==> flow/design.v <==
module NCO #(N = 32)(
  input clk,                  
  input rst,                  
  input [N-1:0] ctrl,         
  output reg [15:0] sin_out   
);
reg [N-1:0] phase;
always @(posedge clk) begin
  if (rst)
    phase <= {N{1'b0}};
  else
    phase <= phase + ctrl;
end
reg [5:0] sin_lut_sel;
reg [15:0] sin_lut_val;
always @(*) begin
  sin_lut_sel <= phase[N-2] ? ~(phase[N-3:N-8]-1'b1) : phase[N-3:N-8];
  if (phase[N-2] & ~|phase[N-3:N-8]) begin
    sin_out <= phase[N-1] ? 16'b10000000_00000001 : 16'b01111111_11111111;
  end else begin
    sin_out <= phase[N-1] ? (~sin_lut_val+1'b1) : sin_lut_val;    
  end
  case(sin_lut_sel)
    6'h00 : sin_lut_val <= 16'h0000;
    6'h01 : sin_lut_val <= 16'h0324;
    6'h02 : sin_lut_val <= 16'h0648;
    6'h03 : sin_lut_val <= 16'h096A;
    6'h04 : sin_lut_val <= 16'h0C8C;
    6'h05 : sin_lut_val <= 16'h0FAB;
    6'h06 : sin_lut_val <= 16'h12C8;
    6'h07 : sin_lut_val <= 16'h15E2;
    6'h08 : sin_lut_val <= 16'h18F9;
    6'h09 : sin_lut_val <= 16'h1C0B;
    6'h0A : sin_lut_val <= 16'h1F1A;
    6'h0B : sin_lut_val <= 16'h2223;
    6'h0C : sin_lut_val <= 16'h2528;
    6'h0D : sin_lut_val <= 16'h2826;
    6'h0E : sin_lut_val <= 16'h2B1F;
    6'h0F : sin_lut_val <= 16'h2E11;
    6'h10 : sin_lut_val <= 16'h30FB;
    6'h11 : sin_lut_val <= 16'h33DF;
    6'h12 : sin_lut_val <= 16'h36BA;
    6'h13 : sin_lut_val <= 16'h398C;
    6'h14 : sin_lut_val <= 16'h3C56;
    6'h15 : sin_lut_val <= 16'h3F17;
    6'h16 : sin_lut_val <= 16'h41CE;
    6'h17 : sin_lut_val <= 16'h447A;
    6'h18 : sin_lut_val <= 16'h471C;
    6'h19 : sin_lut_val <= 16'h49B4;
    6'h1A : sin_lut_val <= 16'h4C3F;
    6'h1B : sin_lut_val <= 16'h4EBF;
    6'h1C : sin_lut_val <= 16'h5133;
    6'h1D : sin_lut_val <= 16'h539B;
    6'h1E : sin_lut_val <= 16'h55F5;
    6'h1F : sin_lut_val <= 16'h5842;
    6'h20 : sin_lut_val <= 16'h5A82;
    6'h21 : sin_lut_val <= 16'h5CB3;
    6'h22 : sin_lut_val <= 16'h5ED7;
    6'h23 : sin_lut_val <= 16'h60EB;
    6'h24 : sin_lut_val <= 16'h62F1;
    6'h25 : sin_lut_val <= 16'h64E8;
    6'h26 : sin_lut_val <= 16'h66CF;
    6'h27 : sin_lut_val <= 16'h68A6;
    6'h28 : sin_lut_val <= 16'h6A6D;
    6'h29 : sin_lut_val <= 16'h6C23;
    6'h2A : sin_lut_val <= 16'h6DC9;
    6'h2B : sin_lut_val <= 16'h6F5E;
    6'h2C : sin_lut_val <= 16'h70E2;
    6'h2D : sin_lut_val <= 16'h7254;
    6'h2E : sin_lut_val <= 16'h73B5;
    6'h2F : sin_lut_val <= 16'h7504;
    6'h30 : sin_lut_val <= 16'h7641;
    6'h31 : sin_lut_val <= 16'h776B;
    6'h32 : sin_lut_val <= 16'h7884;
    6'h33 : sin_lut_val <= 16'h7989;
    6'h34 : sin_lut_val <= 16'h7A7C;
    6'h35 : sin_lut_val <= 16'h7B5C;
    6'h36 : sin_lut_val <= 16'h7C29;
    6'h37 : sin_lut_val <= 16'h7CE3;
    6'h38 : sin_lut_val <= 16'h7D89;
    6'h39 : sin_lut_val <= 16'h7E1D;
    6'h3A : sin_lut_val <= 16'h7E9C;
    6'h3B : sin_lut_val <= 16'h7F09;
    6'h3C : sin_lut_val <= 16'h7F61;
    6'h3D : sin_lut_val <= 16'h7FA6;
    6'h3E : sin_lut_val <= 16'h7FD8;
    6'h3F : sin_lut_val <= 16'h7FF5;
  endcase
end
endmodule
module Chirp #(N = 32)(
  input clk,
  input rst,
  input [7:0] delay,           
  input reverse,               
  input [N-1:0] min_ctrl,      
  input [N-1:0] max_ctrl,      
  input [N-1:0] inc_rate,      
  input [N-1:0] div_rate,      
  output reg nco_reset,        
  output reg [N-1:0] nco_ctrl  
);
wire [N-1:0] stt_ctrl;
wire [N-1:0] end_ctrl;
wire end_flag;
assign stt_ctrl = reverse ? max_ctrl : min_ctrl;
assign end_ctrl = reverse ? min_ctrl : max_ctrl;
assign end_flag = reverse ? (nco_ctrl <= end_ctrl) : (nco_ctrl >= end_ctrl);
reg [N-1:0] rate_count;
reg [7:0] delay_count;
always @(posedge clk) begin
  if (rst) begin
    rate_count <= {N{1'b0}};
    delay_count <= 4'b0;
    nco_reset <= 1'b1;
    nco_ctrl <= {N{1'b0}};
  end else begin
    if (end_flag) begin
      nco_ctrl <= stt_ctrl;
      rate_count <= rate_count + 1'b1;
    end else if (rate_count >= div_rate) begin
      nco_ctrl <= reverse ? nco_ctrl - inc_rate : nco_ctrl + inc_rate;
      rate_count <= {N{1'b0}};
    end else
      rate_count <= rate_count + 1'b1;
    if (end_flag) begin
      if (delay_count >= delay)
        delay_count <= 8'b0;
      else
        delay_count <= delay_count + 1'b1;
    end
    nco_reset <= |delay_count;
  end
end
endmodule
module WaveGenerator #(N = 32, M = 16)(
  input clk,
  input rst,
  input chirp_reverse,             
  input [7:0] chirp_delay,         
  input [N-1:0] chirp_min_ctrl,    
  input [N-1:0] chirp_max_ctrl,    
  input [N-1:0] chirp_inc_rate,    
  input [N-1:0] chirp_div_rate,    
  output reg [M-1:0] waveform     
);
reg nco_reset;
reg [N-1:0] nco_ctrl;
wire chirp_nco_reset;
wire [N-1:0] chirp_nco_ctrl;
wire [15:0] sin_out;
always @(posedge clk) begin
  nco_ctrl <= chirp_nco_ctrl;
  nco_reset <= chirp_nco_reset;
  waveform <= sin_out;
end
NCO #(.N(N)) NCO0 (
  .clk     ( clk       ),  
  .rst     ( nco_reset ),  
  .ctrl    ( nco_ctrl  ),  
  .sin_out ( sin_out   )  
);
Chirp #(.N(N)) Chirp0 (
  .clk       ( clk             ),  
  .rst       ( rst             ),  
  .delay     ( chirp_delay     ),  
  .reverse   ( chirp_reverse   ),  
  .min_ctrl  ( chirp_min_ctrl  ),  
  .max_ctrl  ( chirp_max_ctrl  ),  
  .inc_rate  ( chirp_inc_rate  ),  
  .div_rate  ( chirp_div_rate  ),  
  .nco_reset ( chirp_nco_reset ),  
  .nco_ctrl  ( chirp_nco_ctrl  )   
);
endmodule
make LEC_CHECK=0 CAP_MARGIN=35 CELL_PAD_IN_SITES_DETAIL_PLACEMENT=0 CORE_MARGIN=9 CORE_UTILIZATION=32 CTS_CLUSTER_SIZE=89 GPL_ROUTABILITY_DRIVEN=0 GPL_TIMING_DRIVEN=1 PLACE_DENSITY_LB_ADDON=0.13 SLEW_MARGIN=20 finish   # period 5.59 ns
run.sh (not shown) runs the stock make flow with config.mk's settings and CLKGATE_MAP_FILE=.
Next try:
==> flow/config.mk (replaced) <==
export PLATFORM = sky130hd
export DESIGN_NAME = WaveGenerator
export DESIGN_NICKNAME = WaveGenerator
export VERILOG_FILES = /design/flow/design.v
export SDC_FILE = /design/flow/constraint.sdc
export NUM_CORES = 4
export LEC_CHECK = 0
export CAP_MARGIN = 20
export CORE_MARGIN = 2
export CORE_UTILIZATION = 40
export SLEW_MARGIN = 20
==> flow/constraint.sdc (replaced) <==
create_clock -name core_clock -period 6.0 [get_ports {clk}]
set_input_delay 1.2000 -clock core_clock [delete_from_list [all_inputs] [get_ports {clk}]]
set_output_delay 1.2000 -clock core_clock [all_outputs]
set_load 0.01 [all_outputs]
The changed run went through all stages and came out clean.
Final area fell by 1.4%.
Via count grows by 0.93%.
Worst setup slack gains 0.25 ns.
Total power decreases by 6.2%.
Non-clock buffer count fell by 22.
Utilization went up by 8.6 points.
Global-route usage rose by 5.2 points.
Synthesized cell count is unchanged.
Area after synthesis is unchanged.
Sequential cell count does not change.
Count of clock-buffer cells in the layout came out higher by 2.
Next try:
--- a/flow/config.mk
+++ b/flow/config.mk
@@ -6,6 +6,11 @@
 export NUM_CORES = 4
 export LEC_CHECK = 0
+export ABC_AREA = 1
 export CAP_MARGIN = 20
+export CORE_ASPECT_RATIO = 0.5
 export CORE_MARGIN = 2
-export CORE_UTILIZATION = 40
-export SLEW_MARGIN = 20
+export CORE_UTILIZATION = 29
+export CTS_CLUSTER_DIAMETER = 378
+export CTS_CLUSTER_SIZE = 47
+export SETUP_SLACK_MARGIN = -0.57
+export SLEW_MARGIN = 5
The changed run finished clean; utilization shrinks by 13 points; routed wire length is higher by 19%; via count increases by 15%; first-iteration DRC count rises by 15%; worst hold slack is better by 0.076 ns; setup slack is better by 0.36 ns; fmax rose by 7.4%.


== zinc ==
RTL: the design.v shown in full above, as it stands there.
Settings: LEC_CHECK=0, CAP_MARGIN=5, CELL_PAD_IN_SITES_GLOBAL_PLACEMENT=0, CORE_MARGIN=2, CORE_UTILIZATION=70, CTS_CLUSTER_DIAMETER=361, CTS_CLUSTER_SIZE=32, GPL_ROUTABILITY_DRIVEN=1, PLACE_DENSITY=0.65, SETUP_SLACK_MARGIN=0.98, SLEW_MARGIN=35; clock period 5.02 ns.
Edits applied to the flow inputs when going from zinc to xenon:
- a change of CTS_CLUSTER_DIAMETER from 361 to 360
- a change of SETUP_SLACK_MARGIN from 0.98 to -0.37
- a deleted GPL_ROUTABILITY_DRIVEN that had been 1
- a change of PLACE_DENSITY from 0.65 to 0.66
- a change of SLEW_MARGIN from 35 to 20
- a deleted CELL_PAD_IN_SITES_GLOBAL_PLACEMENT that had been 0
- a change of CAP_MARGIN from 5 to 20
- an added TNS_END_PERCENT of 5
- a change of the clock period (ns, I/O delays scaled along) from 5.02 to 5.37
### Flow results
xenon vs. zinc: actual slew at the worst max-slew pin has decreased, finished layout cell area has decreased, part of the power in the clock network has increased.
Changes in nickel relative to xenon:
- a deleted PLACE_DENSITY that had been 0.66
- a deleted CTS_CLUSTER_DIAMETER that had been 360
- a change of CTS_CLUSTER_SIZE from 32 to 62
- a change of SETUP_SLACK_MARGIN from -0.37 to 1.29
- a deleted TNS_END_PERCENT that had been 5
- a change of the clock period (ns, I/O delays scaled along) from 5.37 to 4.43
Notes after the runs:
Between nickel and xenon, it is nickel whose cell area after placement is higher, by 7.2%. nickel did not make it past clock tree synthesis (4_1_cts), where a tool error ended it. Re die width: no difference whatsoever between xenon and nickel. nickel -> xenon: number of library cell types mapped by synthesis flat. As far as synthesized cell count goes, nickel and xenon are indistinguishable; the numbers are identical. Looking at estimated wirelength of the detail-placed design across both flows, nickel is the weaker of the two, with xenon ahead. Taking xenon as the reference, in nickel total number of placement rows was more or less identical; fraction of synthesis flops using an asynchronous set or reset pin held; chip area estimate from yosys synthesis has remained practically unchanged; number of placed cells counting well taps now larger; setup slack at placement dropped 0.42 ns.
Inputs modified between nickel and maple:
- CTS_CLUSTER_SIZE: 62 -> 39
- CORE_UTILIZATION: 70 -> 66
- SETUP_SLACK_MARGIN: 1.29 -> unset
- HOLD_SLACK_MARGIN: unset -> -0.09
- the clock period (ns, I/O delays scaled along): 4.43 -> 4.26
Notes after the runs:
[maple] flow finished | final checks: failed | reasons: setup timing. The adder-cell share of the synthesized area of maple and that of nickel are within noise of each other. maple has core region area above what nickel had. Re fraction of registers with async set or reset after synthesis: no difference whatsoever between maple and nickel. Side by side, overall die height turned out higher in maple than in nickel. Against nickel, maple reports a post-place setup slack that is lower. maple vs. nickel: die area went up by about 6%.


RTL: the design.v shown in full above, as it stands there.
Settings: LEC_CHECK=0, CAP_MARGIN=20, CORE_MARGIN=2, CORE_UTILIZATION=66, CTS_CLUSTER_DIAMETER=360, CTS_CLUSTER_SIZE=32, SETUP_SLACK_MARGIN=-0.37, SLEW_MARGIN=20; clock period 5.37 ns.
The baseline completed without violations.
Next try:
ABC_AREA = 1   (was default)
CORE_UTILIZATION = 72   (was 66)
CTS_CLUSTER_DIAMETER = 400   (was 360)
CTS_CLUSTER_SIZE = 94   (was 32)
SETUP_SLACK_MARGIN = default   (was -0.37)
clock period = 4.61 ns   (was 5.37 ns; I/O delays follow)
Result: The changed run passed the timing, design-rule and antenna checks. Utilization came out higher by 7.9 points. Cell count came out higher by 26%. Die area came out lower by 4.8%. Clock-buffer cell count came out lower by 1. Power came out higher by 49%. Routed wire length came out higher by 19%. Cell area came out higher by 2.9%. Worst hold slack barely changes. Synthesized cell count came out higher by 32%. First-iteration DRC count came out higher by 140%. Global-route usage came out higher by 8.0 points.
Next try:
CORE_ASPECT_RATIO = 0.5   (was default)
HOLD_SLACK_MARGIN = 0.3   (was default)
PLACE_DENSITY = 0.38   (was default)
SETUP_SLACK_MARGIN = 1.04   (was default)
TNS_END_PERCENT = 15   (was default)
clock period = 3.54 ns   (was 4.61 ns; I/O delays follow)
=> Now the flow never finished: it broke off in 4_1_cts. Die area rose by 0.33%. Area after synthesis does not change. Synthesized cell count stays the same.
Next try:
CORE_ASPECT_RATIO = default   (was 0.5)
HOLD_SLACK_MARGIN = default   (was 0.3)
SETUP_SLACK_MARGIN = default   (was 1.04)
This time the run died in 5_1_grt with GRT-0232.
Die size went down by 0.33%.
Synthesized area does not change.
Synthesized cell count is unchanged.
Next try:
ABC_AREA = default   (was 1)
CORE_UTILIZATION = 67   (was 72)
CTS_CLUSTER_DIAMETER = default   (was 400)
CTS_CLUSTER_SIZE = 62   (was 94)
HOLD_SLACK_MARGIN = -0.09   (was default)
PLACE_DENSITY = default   (was 0.38)
TNS_END_PERCENT = default   (was 15)
clock period = 4.32 ns   (was 3.54 ns; I/O delays follow)
Now the flow reached the layout checks and failed them: negative setup slack.
Die size rises by 3.5%.
Synthesized cell count falls by 24%.
Area after synthesis falls by 3.6%.


// WaveGenerator: RTL as listed in full above, without the edits since
clock: 5.37 ns
lec_check: 0
cap_margin: 20
core_margin: 2
core_utilization: 70
cts_cluster_diameter: 360
cts_cluster_size: 32
hold_slack_margin: -0.08
place_density: 0.64
setup_slack_margin: -0.37
slew_margin: 20
Next try:
Settings changed: CAP_MARGIN 20 to 0, CTS_CLUSTER_DIAMETER 360 to default, CTS_CLUSTER_SIZE 32 to 39, HOLD_SLACK_MARGIN -0.08 to -0.09, PLACE_DENSITY 0.64 to default, SETUP_SLACK_MARGIN -0.37 to default.
Clock period 5.37 ns to 4.46 ns, I/O delays scaled along.
Now the flow aborted during global routing (5_1_grt) (ODB-0269).
Area after synthesis does not change.
Die size is unchanged.
Synthesized cell count is unchanged.
Next try:
Settings changed: CAP_MARGIN 0 to 20, CTS_CLUSTER_SIZE 39 to 41, HOLD_SLACK_MARGIN -0.09 to default, PLACE_DENSITY from default to 0.67, SETUP_SLACK_MARGIN from default to -0.37.
Clock period 4.46 ns to 5.37 ns, I/O delays scaled along.
Outcome:
- Now the flow completed without violations
- synthesized cell count stays the same
- synthesized area is unchanged
- die area stays the same
Next try:
Settings changed: CORE_UTILIZATION 70 to 49, CTS_CLUSTER_SIZE 41 to default, PLACE_DENSITY 0.67 to default, SETUP_SLACK_MARGIN -0.37 to default.
Clock period 5.37 ns to 5.34 ns, I/O delays scaled along.
Outcome: Critical path depth is lower by 1; synthesized cell count is unchanged; worst setup slack improves by 0.066 ns; synthesized area does not change; die size is higher by about 40%; core utilization is lower by 25 points; cell count is higher by 5.6%; cell area is higher by 1.4%; wire length is lower by about 4.5%; total power stays flat.
Next try:
Settings changed: CORE_UTILIZATION 49 to 69, CTS_CLUSTER_SIZE from default to 62, HOLD_SLACK_MARGIN from default to -0.1, SETUP_SLACK_MARGIN from default to 1.25.
Clock period 5.34 ns to 4.43 ns, I/O delays scaled along.
Effect: Now the flow ended with an error in clock tree synthesis (4_1_cts); synthesized cell count does not change; area after synthesis does not change; die size drops by 28%.
Next try:
Settings changed: CORE_UTILIZATION 69 to 52, CTS_CLUSTER_DIAMETER from default to 371, CTS_CLUSTER_SIZE 62 to 98, HOLD_SLACK_MARGIN -0.1 to default, PLACE_DENSITY from default to 0.42, SETUP_SLACK_MARGIN 1.25 to default.
Clock period 4.43 ns to 6.0 ns, I/O delays scaled along.
This time the run produced a clean layout.
Die area rises by a quarter to a third.
Synthesized cell count is unchanged.
Area after synthesis does not change.
No activity file was given, so power comes from the tool's default toggle rates.
